== run A ==
==> flow/design.v (excerpt) <==
module Hq2x #(parameter LENGTH = 16, parameter HALF_DEPTH = 1, parameter DWIDTH = HALF_DEPTH ? 11 : 23)
(
	input             clk,
	input             ce_in,
	input  [DWIDTH:0] inputpixel,
	input             mono,
	input             disable_hq2x,
	input             reset_frame,
	input             reset_line,
	input             ce_out,
	input       [1:0] read_y,
	input             hblank,
	output [DWIDTH:0] outpixel
);
Settings: LEC_CHECK=0, CAP_MARGIN=20, CORE_MARGIN=2, CORE_UTILIZATION=67, SLEW_MARGIN=20; clock period 4.01 ns.
run.sh (not shown) runs the stock make flow with config.mk's settings and CLKGATE_MAP_FILE=.
Although run A finished all stages, its layout failed final checks on negative setup slack.
Here is what was changed in the inputs of run B compared with run A.
Settings: putting TNS_END_PERCENT at 5 where nothing was set; putting ABC_AREA at 1 where nothing was set; putting CTS_CLUSTER_SIZE at 10 where nothing was set; swapping 67 for 72 in CORE_UTILIZATION; putting CORE_ASPECT_RATIO at 1.32 where nothing was set; putting SETUP_SLACK_MARGIN at 1.15 where nothing was set; putting PLACE_DENSITY at 0.6 where nothing was set; swapping 20 for 30 in CAP_MARGIN; putting CTS_CLUSTER_DIAMETER at 258 where nothing was set.
Results
- The flow for run B finished, though final verification flagged negative setup slack.
- When run B is set beside run A, its initial antenna violation count turns out to be 3 larger.
- Multiplexer share of the synthesized area: run B vs run A down 14 points
- Run B reports a higher total negative slack than run A does.
- In the tables for run B and run A, relative contribution of combinational cells to total power reads lower with run A.
- [run B] routing usage on met1 fell 1.6 points relative to run A
- Violation count after the first detailed-routing iteration, run B and run A: larger value in run B
- The power number comes out lower for run A vs run B.
## Diff of input files: run C against run B
Settings: clearing SETUP_SLACK_MARGIN, which used to be 1.15; clearing CTS_CLUSTER_SIZE, which used to be 10; clearing ABC_AREA, which used to be 1; clearing TNS_END_PERCENT, which used to be 5; clearing CORE_ASPECT_RATIO, which used to be 1.32; swapping 30 for 20 in CAP_MARGIN.
Findings:
| run C | all stages done | FAIL | negative setup slack |
Compared with run B, run C shows a higher routed metal-1 wire length.
The source of the critical timing path comes out cyc[0] in one run and blender.op[3] in the other, namely in run C and run B respectively.
What run C reported for path length in cells of the critical path has to be multiplied by 1.2 to get the figure for run B.
Compare run B and run C | final cycle utilization of the critical path lower: run B
On met3 global-route usage: between run B and run C, it ends up lower for run C.
In run C the required time of the worst setup path turned out 60 ps lower than in run B.
Compared with run B, run C shows a sequential share of layout area that is 0.50 points higher.
Relative to run B, run C degrades fmax.
Run C vs run B — clock network fraction of design power rose 0.5 points.
Of run B and run C, the higher worst setup slack belongs to run B.
--- input diff run C..run D ---
Settings: a change of CORE_UTILIZATION from 72 to 45; a deleted CTS_CLUSTER_DIAMETER that had been 258; a change of the clock period (ns, I/O delays scaled along) from 4.01 to 8.0.
==> comparison <==
Run D vs. run C: setup slack went up by 3290 ps.
Looking only at depth of the worst hold-timing path, and setting everything else aside, the lower value of run D and run C goes to run D.
Compared with run C, run D shows highest achievable clock rate that has gone down by a little under 10%.
Run C: all stages done; final checks FAILED (negative setup slack).
Run D finished every step from synthesis to the final layout, and the layout passed the timing, design-rule and antenna checks.
Relative to run D, the following input files were edited for run E:
Settings: TNS_END_PERCENT: unset -> 10; SETUP_SLACK_MARGIN: unset -> 1.64; CORE_UTILIZATION: 45 -> 24; CELL_PAD_IN_SITES_GLOBAL_PLACEMENT: unset -> 2; MIN_ROUTING_LAYER: unset -> met2; MAX_ROUTING_LAYER: unset -> met4; PLACE_DENSITY: 0.6 -> unset; CELL_PAD_IN_SITES_DETAIL_PLACEMENT: unset -> 2; CTS_CLUSTER_DIAMETER: unset -> 62.
[summary]
Run D -> run E: share of cell area taken by muxes after synthesis delta 0, exact match. [compare] base=run D new=run E: setup slack increased 790 ps, total inserted antenna cells increased 20, power drawn by the sequential cells essentially unchanged.
The inputs of run F differ from those of run E as listed below.
Settings: CORE_ASPECT_RATIO: unset -> 0.7; CORE_MARGIN: 2 -> 3; MIN_ROUTING_LAYER: met2 -> unset; GPL_ROUTABILITY_DRIVEN: unset -> 1; CORE_UTILIZATION: 24 -> 45; ABC_AREA: unset -> 1; CTS_CLUSTER_DIAMETER: 62 -> unset; CELL_PAD_IN_SITES_GLOBAL_PLACEMENT: 2 -> 3; PLACE_DENSITY_LB_ADDON: unset -> 0.01; SETUP_SLACK_MARGIN: 1.64 -> 0.33; TNS_END_PERCENT: 10 -> unset.
Results
- Run F finished end to end and its layout was clean on timing, DRC and antenna.
- Comparing run E and run F, initial antenna violation count is lower on run E.
- The clock transition at the registers of the reported paths was comparable across run E and run F.
- Diff run E -> run F: number of filler cells placed in the layout shows a reduction of about 50%; fraction of the mapped netlist area in compound gates shows an increase of 7.1 points; sequential group power shows no meaningful change.
- The cell with the biggest individual delay on the critical path comes out sky130_fd_sc_hd__edfxtp_1 in one run and sky130_fd_sc_hd__fa_2 in the other, namely in run F and run E respectively.

Starting RTL as in the previous note.
Settings: LEC_CHECK=0, ABC_AREA=0, CAP_MARGIN=40, CORE_MARGIN=2, CORE_UTILIZATION=72, CTS_CLUSTER_DIAMETER=396, CTS_CLUSTER_SIZE=17, PLACE_DENSITY=0.95, SETUP_SLACK_MARGIN=-0.3, SLEW_MARGIN=40; clock period 4.01 ns.
The starting point did not get past global routing.
Edit:
- ABC_AREA: 0 -> 1
- PLACE_DENSITY: 0.95 -> 0.6
- SLEW_MARGIN: 40 -> 20
Outcome:
- With this change the flow reached the layout checks and failed them: negative setup slack
- die area is higher by about 1.5%
- synthesized area went up by about 1.5%
- synthesized cell count is higher by 49%
Edit:
- CTS_CLUSTER_DIAMETER: 396 -> unset
- CTS_CLUSTER_SIZE: 17 -> 89
- SETUP_SLACK_MARGIN: -0.3 -> 1.03
What happened: The changed run ran to the end with violations: negative setup slack. Core utilization rises by 3.0 points. Clock skew is about the same. Combinational power is higher by about 4%. Sequential power hardly moves. Non-clock buffer count increases by 53. Sequential cell count does not change. Clock-buffer cell count grows by 91.
Edit:
- CTS_CLUSTER_SIZE: 89 -> 100
- SETUP_SLACK_MARGIN: 1.03 -> 0.5
- TNS_END_PERCENT: unset -> 10
- clock period: 4.01 -> 4.69 ns (I/O delays scaled with it)
The changed run produced a layout that fails on negative setup slack.
Setup slack gets better by 0.68 ns.
Hold slack is better by 0.074 ns.
Critical path depth rose by 1.
Edit:
- ABC_AREA: 1 -> unset
- CAP_MARGIN: 40 -> 20
- CORE_UTILIZATION: 72 -> 45
- CTS_CLUSTER_SIZE: 100 -> unset
- SETUP_SLACK_MARGIN: 0.5 -> unset
- TNS_END_PERCENT: 10 -> unset
- clock period: 4.69 -> 7.21 ns (I/O delays scaled with it)
After rerunning:
- Now the flow passed the timing, design-rule and antenna checks
- worst setup slack gains 1.3 ns
- first-iteration DRC count came out lower by well over a third
- area after synthesis falls slightly
- cell count goes down by about a fifth
- clock skew fell by 0.026 ns
- critical path depth fell by 2
- non-clock buffer count shrinks by 831
Edit:
- clock period: 7.21 -> 4.5 ns (I/O delays scaled with it)
With this change the flow finished but fails on negative setup slack.
Setup slack got worse by 1.8 ns.
Register-to-register slack got worse by 1.8 ns.
Hold slack got worse by 0.033 ns.
Global-route usage came out higher by 0.91 points.
Design area came out higher by a few percent.
Non-clock buffer count came out higher by 800.
Total power came out higher by well over a third.
Synthesized area is unchanged.
Die area is unchanged.
Count of clock-buffer cells in the layout came out lower by 9.
First-iteration DRC count barely changes.

## fjord
Hq2x again, from the RTL that the note above started with.
clock: 4.01 ns
lec_check: 0
cap_margin: 40
core_margin: 2
core_utilization: 72
place_density: 0.35
setup_slack_margin: -0.4
slew_margin: 20
| fjord | all stages done | FAIL | setup timing |
Changes in violet relative to fjord:
diff --git a/flow/config.mk b/flow/config.mk
--- a/flow/config.mk
+++ b/flow/config.mk
@@ -8 +8,3 @@
-export CAP_MARGIN = 40
+export ABC_AREA = 1
+export CAP_MARGIN = 20
+export CORE_ASPECT_RATIO = 1.32
@@ -11,2 +13,3 @@
-export PLACE_DENSITY = 0.35
-export SETUP_SLACK_MARGIN = -0.4
+export CTS_CLUSTER_DIAMETER = 258
+export CTS_CLUSTER_SIZE = 10
+export PLACE_DENSITY = 0.6
--- outcome ---
Completing all stages was not enough for violet: its layout failed the final checks because of setup timing. fjord → violet: number of well-tap cells placed increased 3.2%, clock skew neither gained nor lost much. Diff fjord -> violet: highest cell delay on the worst timing path now larger, period utilization now sits lower, synthesized-area fraction occupied by adder cells now sits at about the same level, total length of routed wires now sits lower, die area picked up an extra about 1.5%. Critical path endpoint: blender.Result[17] -> violet, nextpatt[7] -> fjord. fjord → violet: worst setup margin has increased, maximum fanout along the worst path went down, wire length on met2 down 2.4%, number of clock buffers in the layout shows an increase of 107.

job 9674:
Hq2x again, from the RTL that the note above started with.
Settings: LEC_CHECK=0, ABC_AREA=0, CAP_MARGIN=15, CELL_PAD_IN_SITES_DETAIL_PLACEMENT=0, CORE_ASPECT_RATIO=1.15, CORE_MARGIN=2, CORE_UTILIZATION=72, CTS_CLUSTER_DIAMETER=360, CTS_CLUSTER_SIZE=24, GPL_ROUTABILITY_DRIVEN=1, MAX_ROUTING_LAYER=met5, MIN_ROUTING_LAYER=met1, SETUP_SLACK_MARGIN=-0.33, SLEW_MARGIN=20, TNS_END_PERCENT=75; clock period 4.6 ns.
Nothing crashed in job 9674 and all stages finished; the problem is that the final layout failed, the offending checks being setup timing.
Modified inputs, job 7509 compared to job 9674
- CORE_ASPECT_RATIO changed from 1.15 to 0.98
- CTS_CLUSTER_SIZE removed (was 24)
- MIN_ROUTING_LAYER changed from met1 to met2
- SETUP_SLACK_MARGIN removed (was -0.33)
- CELL_PAD_IN_SITES_DETAIL_PLACEMENT changed from 0 to 1
- CTS_CLUSTER_DIAMETER removed (was 360)
- CORE_MARGIN changed from 2 to 5
- CORE_UTILIZATION changed from 72 to 22
- PLACE_DENSITY_LB_ADDON newly set to 0.15
Notes after the runs:
- The runs compared here, job 9674 and job 7509, all ended either early or with open violations.
- Job 7509 -> stages 100% | layout checks FAIL | setup timing
- Job 9674 ran in full, but the layout does not pass; the checks complain about setup timing.
- Compared with job 9674, routability-driven placement congestion ratio in job 7509 decreased by more than 10%.
- Compared with job 9674, in job 7509 routed wire length increased by about 20% relative to the old numbers, sum of internal, switching and leakage power increased by 25% relative to the old numbers, met2 demand-to-capacity share in global routing decreased by 41 points relative to the old numbers, maximum VDD drop decreased by about 40% relative to the old numbers.
- Relative to job 9674, proportion of power drawn by the clock network increased by 12 points in job 7509.
- Job 7509 vs. job 9674: setup slack went up by 0.17 ns.
- First-pass GRT wire length was lower in job 9674 than in job 7509.
- | fraction of the core area covered by cells at the end of the flow | higher: job 9674 |
- From job 9674 to job 7509 the numbers moved as follows: via count has increased; proportion of power drawn by combinational gates has decreased.
No activity file was given, so power comes from the tool's default toggle rates.
